P:
==> flow/design.v (excerpt) <==
module color_centroid
  (
    input         clk,
    input         rst,           
    input  [2:0]  rgbfilter,     
    input         new_frame_i,   
    output [14:0] orig_addr,
    input  [11:0] orig_pxl,
    output        proc_we,
    output [14:0] proc_addr,
    output [11:0] proc_pxl,
    output [7:0]  centroid,
    output        new_centroid,
    output [2:0]  proximity
  );
  localparam c_img_cols      = 160;
  localparam c_img_rows      = 120;
  localparam c_img_pxls      = c_img_cols * c_img_rows;
  localparam c_nb_img_cols   = 8;
  localparam c_nb_img_rows   = 7;
  localparam c_nb_img_pxls   = 15;
  localparam c_outframe_cols = 16;
  localparam c_outframe_rows = 8;
  localparam c_inframe_cols  = c_img_cols-2*c_outframe_cols;  
  localparam c_inframe_rows  = c_img_rows-2*c_outframe_rows;  
  localparam c_inframe_pxls  = c_inframe_cols * c_inframe_rows;  
  localparam c_nb_inframe_pxls = 14;
  localparam c_hist_bins     = 8;
  localparam c_nb_hist_bins  = 3;
  localparam c_nb_hist_val   = 11;
  localparam c_nb_centroid   = 8;
  localparam c_nb_prox       = 3;
  localparam c_nb_buf_red    = 4;
  localparam c_nb_buf_green  = 4;
  localparam c_nb_buf_blue   = 4;
  localparam c_nb_buf        = 12;
  wire [c_nb_hist_val-1:0] colorpxls_bin0;
  wire [c_nb_hist_val-1:0] colorpxls_bin7;
  wire [c_nb_inframe_pxls-1:0] colorpxls;
  wire [c_nb_inframe_pxls-2:0] colorpxls_left;
  wire [c_nb_inframe_pxls-2:0] colorpxls_rght;
  wire [c_nb_inframe_pxls-2:0] colorpxls_bin012;
  wire [c_nb_inframe_pxls-2:0] colorpxls_bin567;
  wire [c_nb_inframe_pxls-2:0] colorpxls_bin01;
  wire [c_nb_inframe_pxls-2:0] colorpxls_bin67;
  wire new_frame_proc;
  color_proc
    #(
      .c_img_cols     (c_img_cols),
      .c_img_rows     (c_img_rows),
      .c_img_pxls     (c_img_pxls),
      .c_nb_cols      (c_nb_img_cols),
      .c_nb_rows      (c_nb_img_rows),
      .c_nb_img_pxls  (c_nb_img_pxls),
  ...
For scale: about 2200 cells after synthesis, roughly 400 flip-flops, about 0.021 mm² of cells after synthesis.
make LEC_CHECK=0 CAP_MARGIN=20 CORE_MARGIN=2 CORE_UTILIZATION=40 SLEW_MARGIN=20 finish   # period 10.0 ns
run.sh (not shown) runs the stock make flow with config.mk's settings and CLKGATE_MAP_FILE=.
Per the final summary, P finished and its layout is clean on timing, DRC and antenna.
--- input diff P..Q ---
Settings: CORE_UTILIZATION: 40 -> 62; the clock period (ns, I/O delays scaled along): 10.0 -> 5.03.
==> results <==
Q against P: final instance area now sits lower, total global routing track utilization rose 9.7 points, global-route wire length before repair -1.0%.
Setup slack: higher on P
Comparing Q against P, there is no change at all in number of sequential cells in the layout.
In Q, met2 usage in global routing is higher than in P.
Diff Q and P: static power due to leakage lower in Q
Between Q and P, it is Q whose power is higher, by 0.0037 W.
Changes in R relative to Q:
Settings: CAP_MARGIN changed from 20 to 0; MAX_ROUTING_LAYER newly set to met4; CORE_UTILIZATION changed from 62 to 40; the clock period (ns, I/O delays scaled along) changed from 5.03 to 10.0.
## What came out
[compare] base=Q new=R: final worst-path cycle share went down, number of placed instances, taps included went up, sequential share of layout area went down.


Starting RTL as in the previous note.
// color_centroid
module color_centroid
  (
    input         clk,
    input         rst,           
    input  [2:0]  rgbfilter,     
    input         new_frame_i,   
    output [14:0] orig_addr,
    input  [11:0] orig_pxl,
    output        proc_we,
    output [14:0] proc_addr,
    output [11:0] proc_pxl,
    output [7:0]  centroid,
    output        new_centroid,
    output [2:0]  proximity
  );
Settings: LEC_CHECK=0, ABC_AREA=0, CAP_MARGIN=20, CORE_ASPECT_RATIO=1.04, CORE_MARGIN=2, CORE_UTILIZATION=72, MIN_ROUTING_LAYER=met1, PLACE_DENSITY=0.76, SETUP_SLACK_MARGIN=0.86, SLEW_MARGIN=40; clock period 2.95 ns.
The first run never finished: it broke off in clock tree synthesis.
==> next run, changes <==
Settings changed: ABC_AREA 0 to 1, CORE_ASPECT_RATIO 1.04 to 0.68, SETUP_SLACK_MARGIN 0.86 to 0.59.
Clock period 2.95 ns to 3.87 ns, I/O delays scaled along.
With this change the flow ran to the end with no violations.
Die size climbs by 4.2%.
Synthesized cell count climbs by about 28%.
Synthesized area climbs by about 4%.
==> next run, changes <==
Settings changed: ABC_AREA 1 to 0, CORE_ASPECT_RATIO 0.68 to 1.04, CTS_CLUSTER_SIZE set to 35, HOLD_SLACK_MARGIN set to 0.3, SETUP_SLACK_MARGIN 0.59 to -0.29.
Clock period 3.87 ns to 2.95 ns, I/O delays scaled along.
What happened:
- The new run finished but failed the layout checks on setup timing
- total power went up by about 60%
- setup slack gets worse by 1.3 ns
- area after synthesis went down by about 4%
- clock-buffer cell count rises by 7
- via count came out lower by 14%
- sequential cell count does not change
- hold slack degrades by 0.011 ns
- non-clock buffer count came out higher by 125
- die size falls by 4.0%
==> next run, changes <==
Settings changed: ABC_AREA 0 to 1, CAP_MARGIN 20 to 5, CORE_ASPECT_RATIO 1.04 to not set, CTS_CLUSTER_DIAMETER set to 242, CTS_CLUSTER_SIZE 35 to not set, HOLD_SLACK_MARGIN 0.3 to not set, MIN_ROUTING_LAYER met1 to not set, PLACE_DENSITY 0.76 to 0.65, SETUP_SLACK_MARGIN -0.29 to 0.66, SLEW_MARGIN 40 to 20.
The new run ended with an error in global routing on GRT-0232; synthesized area came out higher by 4.2%; synthesized cell count went up by 28%; die size increases by 4.1%.
==> next run, changes <==
Settings changed: CAP_MARGIN 5 to 20, CTS_CLUSTER_DIAMETER 242 to 309, HOLD_SLACK_MARGIN set to -0.09, PLACE_DENSITY 0.65 to not set, SETUP_SLACK_MARGIN 0.66 to not set.
Clock period 2.95 ns to 2.97 ns, I/O delays scaled along.
This time the run completed, yet does not pass: setup timing.
Area after synthesis is unchanged.
Die area does not change.
Synthesized cell count stays the same.
Power figures rest on the tool's default switching activity, not on a simulated workload.
